==> inputs of 07-21 <==
Design fft_4pt, start of the top module:
module fft_4pt #(
    parameter DATA_WIDTH = 16
) (
    input clk,
    input rst_n,
    input data_valid_in,
    input  signed [DATA_WIDTH-1:0] x0_r,
    input  signed [DATA_WIDTH-1:0] x0_i,
    input  signed [DATA_WIDTH-1:0] x1_r,
    input  signed [DATA_WIDTH-1:0] x1_i,
    input  signed [DATA_WIDTH-1:0] x2_r,
    input  signed [DATA_WIDTH-1:0] x2_i,
    input  signed [DATA_WIDTH-1:0] x3_r,
    input  signed [DATA_WIDTH-1:0] x3_i,
    output data_valid_out,
    output signed [DATA_WIDTH+1:0] X0_r,
    output signed [DATA_WIDTH+1:0] X0_i,
    output signed [DATA_WIDTH+1:0] X1_r,
    output signed [DATA_WIDTH+1:0] X1_i,
    output signed [DATA_WIDTH+1:0] X2_r,
    output signed [DATA_WIDTH+1:0] X2_i,
    output signed [DATA_WIDTH+1:0] X3_r,
    output signed [DATA_WIDTH+1:0] X3_i
);
make LEC_CHECK=0 ABC_AREA=1 CAP_MARGIN=20 CORE_MARGIN=2 CORE_UTILIZATION=71 PLACE_DENSITY_LB_ADDON=0.06 SETUP_SLACK_MARGIN=0.17 SLEW_MARGIN=20 finish   # period 0.569 ns
run.sh (not shown) runs the stock make flow with config.mk's settings and CLKGATE_MAP_FILE=.
==> 11-22 (differences from 07-21) <==
CORE_ASPECT_RATIO = 0.5   (was default)
CORE_UTILIZATION = 72   (was 71)
CTS_CLUSTER_DIAMETER = 374   (was default)
CTS_CLUSTER_SIZE = 97   (was default)
PLACE_DENSITY_LB_ADDON = default   (was 0.06)
SETUP_SLACK_MARGIN = default   (was 0.17)
TNS_END_PERCENT = 5   (was default)
==> flow/constraint.sdc (replaced) <==
create_clock -name core_clock -period 1.57 [get_ports {clk}]
set_input_delay 0.3140 -clock core_clock [delete_from_list [all_inputs] [get_ports {clk}]]
set_output_delay 0.3140 -clock core_clock [all_outputs]
set_load 0.01 [all_outputs]
==> notes <==
- 07-21 stopped in clock tree synthesis (4_1_cts) (DPL-0038). 11-22 stopped in global routing (5_1_grt) with GRT-0116.
- Of 07-21 and 11-22, 07-21 has the higher die size (gap about 1.1%, measured against 11-22).
- Area after synthesis is the same in 07-21 and 11-22.
- In synthesized cell count, 07-21 and 11-22 do not differ.

* * *

==> run P <==
fft_4pt again, from the RTL that the note above started with.
// fft_4pt
module fft_4pt #(
    parameter DATA_WIDTH = 16
) (
    input clk,
    input rst_n,
    input data_valid_in,
    input  signed [DATA_WIDTH-1:0] x0_r,
    input  signed [DATA_WIDTH-1:0] x0_i,
    input  signed [DATA_WIDTH-1:0] x1_r,
    input  signed [DATA_WIDTH-1:0] x1_i,
    input  signed [DATA_WIDTH-1:0] x2_r,
    input  signed [DATA_WIDTH-1:0] x2_i,
    input  signed [DATA_WIDTH-1:0] x3_r,
    input  signed [DATA_WIDTH-1:0] x3_i,
    output data_valid_out,
    output signed [DATA_WIDTH+1:0] X0_r,
    output signed [DATA_WIDTH+1:0] X0_i,
    output signed [DATA_WIDTH+1:0] X1_r,
    output signed [DATA_WIDTH+1:0] X1_i,
    output signed [DATA_WIDTH+1:0] X2_r,
    output signed [DATA_WIDTH+1:0] X2_i,
    output signed [DATA_WIDTH+1:0] X3_r,
    output signed [DATA_WIDTH+1:0] X3_i
);
export LEC_CHECK = 0
export ABC_AREA = 0
export CAP_MARGIN = 20
export CORE_MARGIN = 2
export CORE_UTILIZATION = 72
export CTS_CLUSTER_DIAMETER = 374
export CTS_CLUSTER_SIZE = 97
export PLACE_DENSITY = 0.38
export SLEW_MARGIN = 20
export TNS_END_PERCENT = 5
create_clock -name core_clock -period 1.57 [get_ports {clk}]
==> inputs of run X, as changes to run P <==
- CAP_MARGIN: 20 -> 40
- CELL_PAD_IN_SITES_DETAIL_PLACEMENT: unset -> 0
- CORE_MARGIN: 2 -> 9
- CORE_UTILIZATION: 72 -> 34
- CTS_CLUSTER_DIAMETER: 374 -> unset
- CTS_CLUSTER_SIZE: 97 -> unset
- GPL_TIMING_DRIVEN: unset -> 0
- MAX_ROUTING_LAYER: unset -> met4
- MIN_ROUTING_LAYER: unset -> met1
- PLACE_DENSITY: 0.38 -> unset
- PLACE_DENSITY_LB_ADDON: unset -> 0.27
- TNS_END_PERCENT: 5 -> unset
==> flow/constraint.sdc (replaced) <==
create_clock -name core_clock -period 4.86 [get_ports {clk}]
set_input_delay 0.9720 -clock core_clock [delete_from_list [all_inputs] [get_ports {clk}]]
set_output_delay 0.9720 -clock core_clock [all_outputs]
set_load 0.01 [all_outputs]
==> comparison table <==
| item | run X | run P |
|---|---|---|
| Die Ht | 281 µm | 185 µm |
| Core Rows | 95 | 66 |
| Horiz. Die Dim | 281 µm | 185 µm |
| HPWL after detailed placement | 53400 µm | 73400 µm |
| Post-Place Cells | 3566 | 3629 |
| Init Core Util | 34.6% | 72.6% |
| Gp weighted congestion | 0.903 | 1.10 |
| DP Area | 27500 µm² | 31300 µm² |
| Leading cell type by number of instances after synthesis | sky130_fd_sc_hd__dfrtp_1 | sky130_fd_sc_hd__dfrtp_1 |
| Area fraction in compound gates | 16.8% | 16.8% |
| Area of the placeable core | 67900 µm² | 32400 µm² |
| Share of the synthesized netlist area taken by xor and xnor gates | 7.08% | 7.08% |
| Worst-case setup slack after placement | 1820 ps | -1270 ps |
| Cell Type Count | 87 | 87 |
| Total Die Area | 78900 µm² | 34100 µm² |
| Outcome | no timing/DRC/antenna violations | stopped before the end |
| Last stage reached | - | clock tree synthesis (4_1_cts) |
| Number of standard cells after synthesis | 2366 | 2366 |
